==> flow/design.v (excerpt) <==
module ELA(clk, rst, ready, in_data, data_rd, req, wen, addr, data_wr, done);
Size in the first run: about 2100 flip-flops, ~43 I/O pins, roughly 68000 sq um of cells after synthesis.
make LEC_CHECK=0 ABC_AREA=0 CAP_MARGIN=40 CELL_PAD_IN_SITES_DETAIL_PLACEMENT=1 CELL_PAD_IN_SITES_GLOBAL_PLACEMENT=2 CORE_ASPECT_RATIO=0.64 CORE_MARGIN=2 CORE_UTILIZATION=40 MAX_ROUTING_LAYER=met4 MIN_ROUTING_LAYER=met2 SETUP_SLACK_MARGIN=-0.37 SLEW_MARGIN=25 finish   # period 8.5 ns
run.sh (not shown) runs the stock make flow with config.mk's settings and CLKGATE_MAP_FILE=.
The baseline finished but fails on setup timing.
Rerun with:
ABC_AREA = not set   (was 0)
CAP_MARGIN = 35   (was 40)
CELL_PAD_IN_SITES_DETAIL_PLACEMENT = not set   (was 1)
CELL_PAD_IN_SITES_GLOBAL_PLACEMENT = not set   (was 2)
CORE_ASPECT_RATIO = not set   (was 0.64)
GPL_TIMING_DRIVEN = 0   (was not set)
HOLD_SLACK_MARGIN = 0.28   (was not set)
MAX_ROUTING_LAYER = not set   (was met4)
SETUP_SLACK_MARGIN = not set   (was -0.37)
SLEW_MARGIN = 20   (was 25)
TNS_END_PERCENT = 40   (was not set)
This time the run passed the timing, DRC and antenna checks; routed wire length goes down by roughly a tenth; hold slack is worse by 0.011 ns; sequential share of layout area goes down by 1.1 points; die size barely changes; setup slack is better by 0.46 ns.
Rerun with:
CAP_MARGIN = 40   (was 35)
CELL_PAD_IN_SITES_DETAIL_PLACEMENT = 1   (was not set)
GPL_TIMING_DRIVEN = not set   (was 0)
HOLD_SLACK_MARGIN = not set   (was 0.28)
MAX_ROUTING_LAYER = met4   (was not set)
SETUP_SLACK_MARGIN = -0.37   (was not set)
SLEW_MARGIN = 25   (was 20)
TNS_END_PERCENT = not set   (was 40)
Effect: The new run finished but fails on setup timing; synthesized area stays the same; die size stays the same; first-iteration DRC count increases by a quarter to a third; setup slack degrades by 0.41 ns; via count climbs slightly; wire length is higher by roughly a tenth.
Rerun with:
CAP_MARGIN = 20   (was 40)
CELL_PAD_IN_SITES_DETAIL_PLACEMENT = not set   (was 1)
CORE_UTILIZATION = 39   (was 40)
MAX_ROUTING_LAYER = not set   (was met4)
MIN_ROUTING_LAYER = not set   (was met2)
SETUP_SLACK_MARGIN = not set   (was -0.37)
SLEW_MARGIN = 20   (was 25)
clock period = 11.1 ns   (was 8.5 ns; I/O delays follow)
Result:
- With this change the flow finished with timing, DRC and antenna clean
- cell count is higher by 1.3%
- sequential cell count does not change
- worst setup slack is better by 0.53 ns
- design area went down by 0.61%
- hold slack gains 0.0087 ns
- via count came out lower by 23%
- global-route usage fell by 8.5 points
- non-clock buffer count falls by 26
- routed wire length came out lower by 14%
Rerun with:
CORE_UTILIZATION = 70   (was 39)
CTS_CLUSTER_SIZE = 17   (was not set)
SETUP_SLACK_MARGIN = 1.37   (was not set)
clock period = 4.61 ns   (was 11.1 ns; I/O delays follow)
The new run aborted during 5_1_grt on GRT-0232.
Synthesized area stays the same.
Die area goes down by 44%.
Synthesized cell count is unchanged.

## build 35
ELA again, from the RTL that the note above started with.
Settings: LEC_CHECK=0, CAP_MARGIN=20, CORE_MARGIN=2, CORE_UTILIZATION=46, SETUP_SLACK_MARGIN=1.07, SLEW_MARGIN=20; clock period 4.17 ns.
The flow for build 35 finished, though final verification flagged negative setup slack.
Changes in build 57 relative to build 35:
- PLACE_DENSITY_LB_ADDON: unset -> 0.0
- SETUP_SLACK_MARGIN: 1.07 -> unset
- CORE_UTILIZATION: 46 -> 72
- the clock period (ns, I/O delays scaled along): 4.17 -> 6.72
==> results <==
- Build 57 completed end to end; final checks failed (negative setup slack).
- Build 57 ended with less final cell count without fillers than build 35.
- Taking build 35 as the reference, in build 57 proportion of cell area occupied by registers now sits higher, wire length of the first global-routing pass now sits higher, final total power now sits lower, actual transition at the worst max-transition pin now sits higher.
- Sequential share of power ends up higher on build 57.
- A standard cell with the maximum stage delay on the critical path of sky130_fd_sc_hd__a2111oi_4 is what build 35 shows, while sky130_fd_sc_hd__fa_2 belongs to build 57.
- On accumulated negative setup slack, the lower figure sits with build 35, not build 57.
- Re number of pins exceeding their max-slew limit in the final report: no difference whatsoever between build 35 and build 57.
- Wire: build 57 routes more than build 35
- Between build 57 and build 35, the number of nets in the layout is higher for build 35.
- The setup slack of build 57 is larger than that of build 35.
What build 80 does differently from build 57 at the input level:
- PLACE_DENSITY_LB_ADDON no longer set, was 0.0
- CORE_UTILIZATION now 40, was 72
- CAP_MARGIN now 35, was 20
- TNS_END_PERCENT now 40, previously not set
- the clock period (ns, I/O delays scaled along) now 8.5, was 6.72
==> results <==
Build 80 finished every stage and its layout cleared the timing, DRC and antenna checks.
| initial standard-cell utilization of the core | build 80 vs build 57 | 32 points lower |
From build 57 to build 80 the numbers moved as follows: number of well taps went up; global-route wire length before repair went down.
Run comparison: build 80 cell with the biggest individual delay on the critical path sky130_fd_sc_hd__clkdlybuf4s50_1; build 57 cell with the biggest individual delay on the critical path sky130_fd_sc_hd__fa_2

== run 1 ==
The RTL this note starts from:
==> flow/design.v <==
`timescale 1ns/10ps
module ELA(clk, rst, ready, in_data, data_rd, req, wen, addr, data_wr, done);
	input				clk;
	input				rst;
	input				ready;
	input		[7:0]	in_data;
	input		[7:0]	data_rd;
	output reg			req;
	output reg			wen;
	output reg	[12:0]	addr;
	output reg	[7:0]	data_wr;
	output reg			done;
localparam IDLE = 3'd0, LOAD = 3'd1, OUT_PINK = 3'd2, OUT_BLUE = 3'd3, FINISH = 3'd4;
reg [2:0] state, next_state;
reg [5:0] count_row;
reg [6:0] count_column;
reg [7:0] U [0:127];	 
reg [7:0] L [0:127];	 
reg [7:0] D1, D2, D3;
integer i;
wire last_col = (count_column == 7'd127);
wire shift_in = (state == LOAD) || (state == OUT_PINK && !last_col);
wire rotate   = (state == OUT_BLUE);
function [7:0] avg;
	input [7:0] a, b;
	reg [8:0] s;
	begin
		s = {1'b0, a} + {1'b0, b};
		avg = s[8:1];
	end
endfunction
function [7:0] absd;
	input [7:0] a, b;
	begin
		absd = (a >= b) ? a - b : b - a;
	end
endfunction
always @(*) begin
	next_state = state;
	case(state)
		IDLE:     if(ready) next_state = LOAD;
		LOAD:     next_state = OUT_PINK;
		OUT_PINK: if(last_col) next_state = (count_row < 6'd2) ? LOAD : OUT_BLUE;
		OUT_BLUE: if(last_col) next_state = (count_row == 6'd32) ? FINISH : LOAD;
		default:  next_state = state;
	endcase
end
always @(posedge clk or posedge rst) begin
	if(rst) begin
		state <= IDLE;
		count_row <= 6'd0;
		count_column <= 7'd0;
	end
	else begin
		state <= next_state;
		if(state == LOAD)
			count_row <= count_row + 6'd1;
		if(state == OUT_PINK || state == OUT_BLUE)
			count_column <= count_column + 7'd1;
		else
			count_column <= 7'd0;
	end
end
always @(posedge clk) begin
	if(shift_in || rotate) begin
		for(i = 0; i < 127; i = i + 1) begin
			U[i] <= U[i + 1];
			L[i] <= L[i + 1];
		end
		U[127] <= rotate ? U[0] : L[0];
		L[127] <= rotate ? L[0] : in_data;
	end
	if(rotate) begin
		D1 <= absd(U[0], L[2]);
		D2 <= absd(U[1], L[1]);
		D3 <= absd(U[2], L[0]);
	end
end
reg [7:0] x, y, a, b, m, blue;
always @(*) begin
	x = U[0];
	y = L[0];
	if((D2 <= D1) && (D2 <= D3)) begin
		a = U[0]; b = L[0];
	end
	else if((D1 <= D2) && (D1 <= D3)) begin
		a = U[127]; b = L[1];
	end
	else begin
		a = U[1]; b = L[127];
	end
	if(count_column == 7'd0 || last_col) begin
		a = U[0]; b = L[0];
	end
	m = avg(a, b);
	if(((x >= m) && (x < y)) || ((x < m) && (x >= y)))
		blue = x;
	else if(((y >= m) && (y < x)) || ((y < m) && (y >= x)))
		blue = y;
	else
		blue = m;
end
always @(*) begin
	req = (state == LOAD);
	wen = (state == OUT_PINK) || (state == OUT_BLUE);
	done = (state == FINISH);
	addr = 13'd0;
	data_wr = 8'd0;
	if(state == OUT_PINK) begin
		addr = {count_row[4:0] - 5'd1, 1'b0, count_column};
		data_wr = L[127];
	end
	else if(state == OUT_BLUE) begin
		addr = {count_row[4:0] - 5'd2, 1'b1, count_column};
		data_wr = blue;
	end
end
endmodule
Settings: LEC_CHECK=0, CAP_MARGIN=20, CORE_MARGIN=2, CORE_UTILIZATION=51, SLEW_MARGIN=20; clock period 7.2 ns.
Although it ran to completion, run 1 produced a layout that fails the final checks because of setup timing.
--- input diff run 1..run 2 ---
Settings: a change of CORE_UTILIZATION from 51 to 68; an added ABC_AREA of 1.
==> comparison <==
Run 2 reached the end of the flow, and the finished layout is clean on the timing, DRC and antenna checks. Summary of run 2 over run 1: fraction of the cycle the final worst path needs shows a reduction of 8.7 points; layout sequential cell count shows no meaningful change; register-to-register setup slack shows an increase of 0.56 ns; chip height shows a reduction of 49 um.
--- input diff run 2..run 3 ---
Settings: ABC_AREA no longer set, was 1; CORE_UTILIZATION now 40, was 68; the clock period (ns, I/O delays scaled along) now 8.28, was 7.2.
## What came out
On run 3: fraction of standard cell area in multi-input logic is 0.25 points higher than what run 2 gave.
Diff run 2 -> run 3: global-route wire length before repair decreased 41000 um, via count decreased about 8%, non-clock inverter count in the final layout decreased 43%.
met2 as the most used routing layer in global routing was reported by run 2, and met1 by run 3.
Run 3 against run 2: number of buffers and inverters on the critical path fell 2, finished layout cell area rose 830 um2.
Modified inputs, run 4 compared to run 3
Settings: changing CORE_UTILIZATION from 40 to 72; setting PLACE_DENSITY_LB_ADDON to 0.0 for the first time; setting SETUP_SLACK_MARGIN to 1.34 for the first time; changing the clock period (ns, I/O delays scaled along) from 8.28 to 4.6.
--- outcome ---
- For run 4, the flow was terminated by a tool error in global routing and produced no final design.
- Compared with run 3, run 4 shows a post-cts gate resize count that is 240 higher.
- Delta (run 4 minus run 3): share of the core filled by cells before placement now larger, count of placed standard cells including taps shrank by about 16%, worst setup slack after placement lower, number of cell rows down about 25%.
- Summary of run 4 over run 3: final HPWL from detailed placement climbed 27%, die area dropped 0.076 mm2, number of nets in the synthesized netlist barely changed, area of the core dropped 0.074 mm2, number of buffers added for setup after CTS climbed 56.
- Die outline width: lower on run 4
No activity file was given, so power comes from the tool's default toggle rates.
